## run 1
Design ftdi_bridge, start of the top module:
module ftdi_bridge
#(
     parameter MODE             = "SYNC"
    ,parameter CLK_DIV          = 2
    ,parameter GP_OUTPUTS       = 32
    ,parameter GP_INPUTS        = 32
    ,parameter GPIO_ADDRESS     = 32'hf0000000
    ,parameter GP_IN_EVENT_MASK = 0
    ,parameter AXI_ID           = 0
)
(
     input           clk_i
    ,input           rst_i
    ,input           ftdi_rxf_i
    ,input           ftdi_txe_i
    ,input  [  7:0]  ftdi_data_in_i
    ,input           mem_awready_i
    ,input           mem_wready_i
    ,input           mem_bvalid_i
    ,input  [  1:0]  mem_bresp_i
    ,input  [  3:0]  mem_bid_i
    ,input           mem_arready_i
    ,input           mem_rvalid_i
    ,input  [ 31:0]  mem_rdata_i
    ,input  [  1:0]  mem_rresp_i
    ,input  [  3:0]  mem_rid_i
    ,input           mem_rlast_i
    ,input  [ 31:0]  gp_inputs_i
    ,output          ftdi_siwua_o
    ,output          ftdi_wrn_o
    ,output          ftdi_rdn_o
    ,output          ftdi_oen_o
    ,output [  7:0]  ftdi_data_out_o
    ,output          mem_awvalid_o
    ,output [ 31:0]  mem_awaddr_o
    ,output [  3:0]  mem_awid_o
    ,output [  7:0]  mem_awlen_o
    ,output [  1:0]  mem_awburst_o
    ,output          mem_wvalid_o
    ,output [ 31:0]  mem_wdata_o
    ,output [  3:0]  mem_wstrb_o
    ,output          mem_wlast_o
    ,output          mem_bready_o
    ,output          mem_arvalid_o
    ,output [ 31:0]  mem_araddr_o
    ,output [  3:0]  mem_arid_o
    ,output [  7:0]  mem_arlen_o
    ,output [  1:0]  mem_arburst_o
    ,output          mem_rready_o
    ,output [ 31:0]  gp_outputs_o
);
clock: 4.28 ns
lec_check: 0
cap_margin: 20
cell_pad_in_sites_global_placement: 3
core_aspect_ratio: 0.5
core_margin: 2
core_utilization: 65
gpl_routability_driven: 1
max_routing_layer: met4
min_routing_layer: met1
place_density: 0.78
slew_margin: 0
run.sh (not shown) runs the stock make flow with config.mk's settings and CLKGATE_MAP_FILE=.
Run 1 terminated abnormally: global placement without I/O reported GPL-0301.
### run 1 -> run 2
==> flow/config.mk <==
export PLATFORM = sky130hd
export DESIGN_NAME = ftdi_bridge
export DESIGN_NICKNAME = ftdi_bridge
export VERILOG_FILES = /design/flow/design.v
export SDC_FILE = /design/flow/constraint.sdc
export NUM_CORES = 4
export LEC_CHECK = 0
export CAP_MARGIN = 20
export CORE_MARGIN = 2
export CORE_UTILIZATION = 72
export PLACE_DENSITY = 0.35
export SETUP_SLACK_MARGIN = 2.08
export SLEW_MARGIN = 20
==> flow/constraint.sdc <==
create_clock -name core_clock -period 7.25 [get_ports {clk_i}]
set_input_delay 1.4500 -clock core_clock [delete_from_list [all_inputs] [get_ports {clk_i}]]
set_output_delay 1.4500 -clock core_clock [all_outputs]
set_load 0.01 [all_outputs]
--- outcome ---
Run 2 ran to completion and came out clean on the timing, DRC and antenna checks.
Taking run 1 as the reference, in run 2 die extent in y up 68 µm; floorplan utilization up 6.9 points; post-synthesis compound-gate area fraction flat; number of distinct standard cells referenced by the synthesized netlist flat.
From run 2 to run 1, share of synthesized area spent on multiplexers did not move at all.
Compared to run 1, run 2 has horizontal die dimension 32% lower.
Run 2 against run 1: die area shows a reduction of 7900 µm², core outline area went down by 9.5%, post-synth design cell area closely matched the old numbers, number of rows created at floorplan moved up, number of register bits inferred by synthesis about even.
Input changes introduced in run 3 (baseline for comparison: run 2):
--- a/flow/config.mk
+++ b/flow/config.mk
@@ -10,3 +10,2 @@
-export CORE_UTILIZATION = 72
-export PLACE_DENSITY = 0.35
-export SETUP_SLACK_MARGIN = 2.08
+export CORE_UTILIZATION = 68
+export CTS_CLUSTER_SIZE = 57
==> flow/constraint.sdc <==
create_clock -name core_clock -period 3.5 [get_ports {clk_i}]
set_input_delay 0.7000 -clock core_clock [delete_from_list [all_inputs] [get_ports {clk_i}]]
set_output_delay 0.7000 -clock core_clock [all_outputs]
set_load 0.01 [all_outputs]
### Flow results
[compare] base=run 2 new=run 3: part of the total power dissipated in the clock network -1.1 points, die area +5.8%, wire length after detailed routing +about 5%. Relative to run 2, the count of instances resized after the clock tree is built of run 3 is higher by 25. Of run 2 and run 3, only run 2 finishes the flow clean. Run 3 had finished all stages when the layout checks came back failing, citing negative setup slack. Overall routing resource usage in run 3 is 0.73 points below run 2. Taking run 2 as the reference point, the share of total power in sequential cells of run 3 falls by 3.6 points.
Setup changes, run 3 to run 4
--- a/flow/config.mk
+++ b/flow/config.mk
@@ -10,2 +10 @@
-export CORE_UTILIZATION = 68
-export CTS_CLUSTER_SIZE = 57
+export CORE_UTILIZATION = 71
==> flow/constraint.sdc <==
create_clock -name core_clock -period 5.43 [get_ports {clk_i}]
set_input_delay 1.0860 -clock core_clock [delete_from_list [all_inputs] [get_ports {clk_i}]]
set_output_delay 1.0860 -clock core_clock [all_outputs]
set_load 0.01 [all_outputs]
### Flow results
Every stage of the flow completed for run 4, and the final layout passed the timing, DRC and antenna checks. Compared to run 3, run 4 has utilization 0.60 points lower. Reported sequential group power is lower on run 4. Relative to run 3, worst setup slack after layout has increased by 560 ps in run 4. Any difference in clock buffer instance count of the final layout between run 3 and run 4 is small enough to ignore. Vertical die dimension in run 4 is 2.1% below run 3.
Input changes introduced in run 5 (baseline for comparison: run 4):
--- a/flow/config.mk
+++ b/flow/config.mk
@@ -10 +10 @@
-export CORE_UTILIZATION = 71
+export CORE_UTILIZATION = 13
==> flow/constraint.sdc <==
create_clock -name core_clock -period 12.0 [get_ports {clk_i}]
set_input_delay 2.4000 -clock core_clock [delete_from_list [all_inputs] [get_ports {clk_i}]]
set_output_delay 2.4000 -clock core_clock [all_outputs]
set_load 0.01 [all_outputs]
Notes after the runs:
[run 5] setup slack at placement rose 4510 ps relative to run 4. | delay of the slowest cell on the worst path | lower: run 5 |. From run 4 to run 5 the numbers moved as follows: final routed wire length divided by cell count moved down, final design utilization moved down, routed wire length moved up, number of non-clock buffers in the layout moved down, number of antenna violations at the first check in global routing moved up. Part of the power in the clock network essentially unchanged between run 5 and run 4.

Starting RTL as in the previous note.
clock: 3.02 ns
lec_check: 0
cap_margin: 5
cell_pad_in_sites_detail_placement: 0
cell_pad_in_sites_global_placement: 1
core_margin: 5
core_utilization: 60
cts_cluster_size: 95
max_routing_layer: met5
setup_slack_margin: 0.71
slew_margin: 20
The baseline finished but fails on negative setup slack.
Change:
CAP_MARGIN = 20   (was 5)
CELL_PAD_IN_SITES_DETAIL_PLACEMENT = unset   (was 0)
CELL_PAD_IN_SITES_GLOBAL_PLACEMENT = unset   (was 1)
CORE_MARGIN = 2   (was 5)
CORE_UTILIZATION = 70   (was 60)
CTS_CLUSTER_SIZE = 57   (was 95)
MAX_ROUTING_LAYER = unset   (was met5)
SETUP_SLACK_MARGIN = -0.23   (was 0.71)
What happened: The changed run completed and failed the layout checks on negative setup slack. Worst setup slack got worse by 540 ps. Design area drops by 5.6%. Core utilization goes up by 8.4 points. Combinational power goes down by 8.1%. Final cell count went down by 4.7%. Register-to-register slack got worse by 540 ps.
Change:
CAP_MARGIN = 5   (was 20)
CELL_PAD_IN_SITES_DETAIL_PLACEMENT = 0   (was unset)
CELL_PAD_IN_SITES_GLOBAL_PLACEMENT = 1   (was unset)
CORE_UTILIZATION = 60   (was 70)
CTS_CLUSTER_SIZE = 95   (was 57)
MAX_ROUTING_LAYER = met5   (was unset)
PLACE_DENSITY_LB_ADDON = 0.08   (was unset)
SETUP_SLACK_MARGIN = unset   (was -0.23)
=> The new run completed, yet does not pass: negative setup slack; total power came out higher by about 0.7%; first-iteration DRC count drops by about 37%; synthesized area does not change; utilization decreases by 11 points; wire length fell by about 10%; cell count climbs by 3.9%; non-clock buffer count grows by 45; via count is lower by 9.5%; register-to-register slack is better by 490 ps; global-route usage falls by 11 points.
Change:
CELL_PAD_IN_SITES_GLOBAL_PLACEMENT = 0   (was 1)
CORE_UTILIZATION = 72   (was 60)
PLACE_DENSITY_LB_ADDON = unset   (was 0.08)
SETUP_SLACK_MARGIN = 0.17   (was unset)
clock period = 2.11 ns   (was 3.02 ns; I/O delays follow)
With this change the flow did not get past clock tree synthesis (4_1_cts) with DPL-0033. Die size falls by about 16%. Area after synthesis stays the same. Synthesized cell count stays the same.

Starting RTL as in the previous note.
==> flow/config.mk <==
export PLATFORM = sky130hd
export DESIGN_NAME = ftdi_bridge
export DESIGN_NICKNAME = ftdi_bridge
export VERILOG_FILES = /design/flow/design.v
export SDC_FILE = /design/flow/constraint.sdc
export NUM_CORES = 4
export LEC_CHECK = 0
export CAP_MARGIN = 5
export CELL_PAD_IN_SITES_DETAIL_PLACEMENT = 0
export CELL_PAD_IN_SITES_GLOBAL_PLACEMENT = 1
export CORE_MARGIN = 2
export CORE_UTILIZATION = 64
export CTS_CLUSTER_SIZE = 95
export MAX_ROUTING_LAYER = met5
export SETUP_SLACK_MARGIN = 0.88
export SLEW_MARGIN = 20
==> flow/constraint.sdc <==
create_clock -name core_clock -period 3.02 [get_ports {clk_i}]
set_input_delay 0.6040 -clock core_clock [delete_from_list [all_inputs] [get_ports {clk_i}]]
set_output_delay 0.6040 -clock core_clock [all_outputs]
set_load 0.01 [all_outputs]
The first run finished but failed the layout checks on setup timing.
Rerun with:
Settings changed: CAP_MARGIN 5 to 20, CELL_PAD_IN_SITES_DETAIL_PLACEMENT 0 to not set, CELL_PAD_IN_SITES_GLOBAL_PLACEMENT 1 to not set, CORE_UTILIZATION 64 to 70, CTS_CLUSTER_SIZE 95 to 57, MAX_ROUTING_LAYER met5 to not set, SETUP_SLACK_MARGIN 0.88 to 0.86.
What happened: Now the flow aborted during global routing (GRT-0232). Area after synthesis is unchanged. Synthesized cell count is unchanged. Die area drops by 8.5%.
Rerun with:
Settings changed: CTS_CLUSTER_SIZE 57 to 32, SETUP_SLACK_MARGIN 0.86 to not set.
After rerunning: The changed run ended with an error in global routing (ODB-0269); die size is unchanged; synthesized area is unchanged; synthesized cell count stays the same.
Rerun with:
Settings changed: CORE_UTILIZATION 70 to 60, CTS_CLUSTER_SIZE 32 to not set.
Clock period 3.02 ns to 4.42 ns, I/O delays scaled along.
This time the run went through all stages and came out clean.
Die size goes up by about 16%.
Area after synthesis does not change.
Synthesized cell count stays the same.

Starting RTL as in the previous note.
Settings: LEC_CHECK=0, ABC_AREA=1, CAP_MARGIN=5, CELL_PAD_IN_SITES_DETAIL_PLACEMENT=0, CELL_PAD_IN_SITES_GLOBAL_PLACEMENT=1, CORE_ASPECT_RATIO=0.63, CORE_MARGIN=5, CORE_UTILIZATION=69, CTS_CLUSTER_DIAMETER=287, CTS_CLUSTER_SIZE=95, GPL_ROUTABILITY_DRIVEN=0, GPL_TIMING_DRIVEN=1, HOLD_SLACK_MARGIN=0.22, MAX_ROUTING_LAYER=met4, MIN_ROUTING_LAYER=met2, PLACE_DENSITY=0.37, SETUP_SLACK_MARGIN=-0.2, SLEW_MARGIN=30; clock period 4.69 ns.
The starting point did not get past global routing (5_1_grt).
Next try:
Settings changed: ABC_AREA 1 to default, CAP_MARGIN 5 to 20, CELL_PAD_IN_SITES_DETAIL_PLACEMENT 0 to default, CELL_PAD_IN_SITES_GLOBAL_PLACEMENT 1 to default, CORE_ASPECT_RATIO 0.63 to default, CORE_MARGIN 5 to 2, CORE_UTILIZATION 69 to 40, CTS_CLUSTER_DIAMETER 287 to default, CTS_CLUSTER_SIZE 95 to default, GPL_ROUTABILITY_DRIVEN 0 to default, GPL_TIMING_DRIVEN 1 to default, HOLD_SLACK_MARGIN 0.22 to default, MAX_ROUTING_LAYER met4 to default, MIN_ROUTING_LAYER met2 to default, PLACE_DENSITY 0.37 to default, SETUP_SLACK_MARGIN -0.2 to default, SLEW_MARGIN 30 to 20.
Clock period 4.69 ns to 10.0 ns, I/O delays scaled along.
Outcome: This time the run went through all stages and came out clean. Area after synthesis went down by 5.3%. Die area rose by 55%. Synthesized cell count is lower by 27%.
Next try:
Settings changed: ABC_AREA from default to 1, CELL_PAD_IN_SITES_GLOBAL_PLACEMENT from default to 2, CORE_MARGIN 2 to 8, CTS_CLUSTER_DIAMETER from default to 337, CTS_CLUSTER_SIZE from default to 20, GPL_ROUTABILITY_DRIVEN from default to 0, GPL_TIMING_DRIVEN from default to 1, MAX_ROUTING_LAYER from default to met4, MIN_ROUTING_LAYER from default to met2, PLACE_DENSITY_LB_ADDON from default to 0.27.
Effect: Die area climbs by 12%. Wire length climbs by 13%. Area after synthesis climbs by 5.6%. Flip-flop count stays the same. Count of clock-buffer cells in the layout drops by 58. Design area climbs by 1.0%.
Next try:
Settings changed: ABC_AREA 1 to default, CELL_PAD_IN_SITES_GLOBAL_PLACEMENT 2 to default, CORE_ASPECT_RATIO from default to 0.52, CORE_MARGIN 8 to 7, CTS_CLUSTER_DIAMETER 337 to default, CTS_CLUSTER_SIZE 20 to default, GPL_ROUTABILITY_DRIVEN 0 to default, GPL_TIMING_DRIVEN 1 to default, MAX_ROUTING_LAYER met4 to default, MIN_ROUTING_LAYER met2 to default, PLACE_DENSITY_LB_ADDON 0.27 to default, SETUP_SLACK_MARGIN from default to -0.88, SLEW_MARGIN 20 to 0.
What happened: The new run completed with no timing, DRC or antenna violations. Synthesized area went down by 5.3%. Combinational power went down by about 0.7%. Cell count went down by about 18%. Utilization went up by 2.4 points.
Next try:
Settings changed: ABC_AREA from default to 1, CORE_ASPECT_RATIO 0.52 to 1.15, CORE_UTILIZATION 40 to 26, CTS_CLUSTER_DIAMETER from default to 244, MAX_ROUTING_LAYER from default to met4, TNS_END_PERCENT from default to 35.
Synthesized cell count is higher by well over a third.
Clock skew hardly moves.
Clock-buffer cell count is higher by 28.
Die size came out higher by well over a third.
Total power goes up slightly.

ftdi_bridge again, from the RTL that the note above started with.
Design ftdi_bridge, start of the top module:
module ftdi_bridge
#(
     parameter MODE             = "SYNC"
    ,parameter CLK_DIV          = 2
    ,parameter GP_OUTPUTS       = 32
    ,parameter GP_INPUTS        = 32
    ,parameter GPIO_ADDRESS     = 32'hf0000000
    ,parameter GP_IN_EVENT_MASK = 0
    ,parameter AXI_ID           = 0
)
(
     input           clk_i
    ,input           rst_i
    ,input           ftdi_rxf_i
    ,input           ftdi_txe_i
    ,input  [  7:0]  ftdi_data_in_i
    ,input           mem_awready_i
    ,input           mem_wready_i
    ,input           mem_bvalid_i
    ,input  [  1:0]  mem_bresp_i
    ,input  [  3:0]  mem_bid_i
    ,input           mem_arready_i
    ,input           mem_rvalid_i
    ,input  [ 31:0]  mem_rdata_i
    ,input  [  1:0]  mem_rresp_i
    ,input  [  3:0]  mem_rid_i
    ,input           mem_rlast_i
    ,input  [ 31:0]  gp_inputs_i
    ,output          ftdi_siwua_o
    ,output          ftdi_wrn_o
    ,output          ftdi_rdn_o
    ,output          ftdi_oen_o
    ,output [  7:0]  ftdi_data_out_o
    ,output          mem_awvalid_o
    ,output [ 31:0]  mem_awaddr_o
    ,output [  3:0]  mem_awid_o
    ,output [  7:0]  mem_awlen_o
    ,output [  1:0]  mem_awburst_o
    ,output          mem_wvalid_o
    ,output [ 31:0]  mem_wdata_o
    ,output [  3:0]  mem_wstrb_o
    ,output          mem_wlast_o
    ,output          mem_bready_o
    ,output          mem_arvalid_o
    ,output [ 31:0]  mem_araddr_o
    ,output [  3:0]  mem_arid_o
    ,output [  7:0]  mem_arlen_o
    ,output [  1:0]  mem_arburst_o
    ,output          mem_rready_o
    ,output [ 31:0]  gp_outputs_o
);
make LEC_CHECK=0 CAP_MARGIN=5 CELL_PAD_IN_SITES_DETAIL_PLACEMENT=0 CELL_PAD_IN_SITES_GLOBAL_PLACEMENT=0 CORE_MARGIN=2 CORE_UTILIZATION=67 CTS_CLUSTER_SIZE=95 MAX_ROUTING_LAYER=met5 SETUP_SLACK_MARGIN=0.71 SLEW_MARGIN=20 finish   # period 3.02 ns
The first run never finished: it broke off in 5_1_grt.
Then changed:
Settings changed: CAP_MARGIN 5 to 20, CELL_PAD_IN_SITES_DETAIL_PLACEMENT 0 to unset, CELL_PAD_IN_SITES_GLOBAL_PLACEMENT 0 to unset, CORE_UTILIZATION 67 to 40, CTS_CLUSTER_SIZE 95 to unset, MAX_ROUTING_LAYER met5 to unset, SETUP_SLACK_MARGIN 0.71 to unset.
Clock period 3.02 ns to 5.43 ns, I/O delays scaled along.
Outcome: With this change the flow ran to the end with no violations. Synthesized area does not change. Synthesized cell count does not change. Die area is higher by about 70%.
Power and IR drop assume default switching activity.
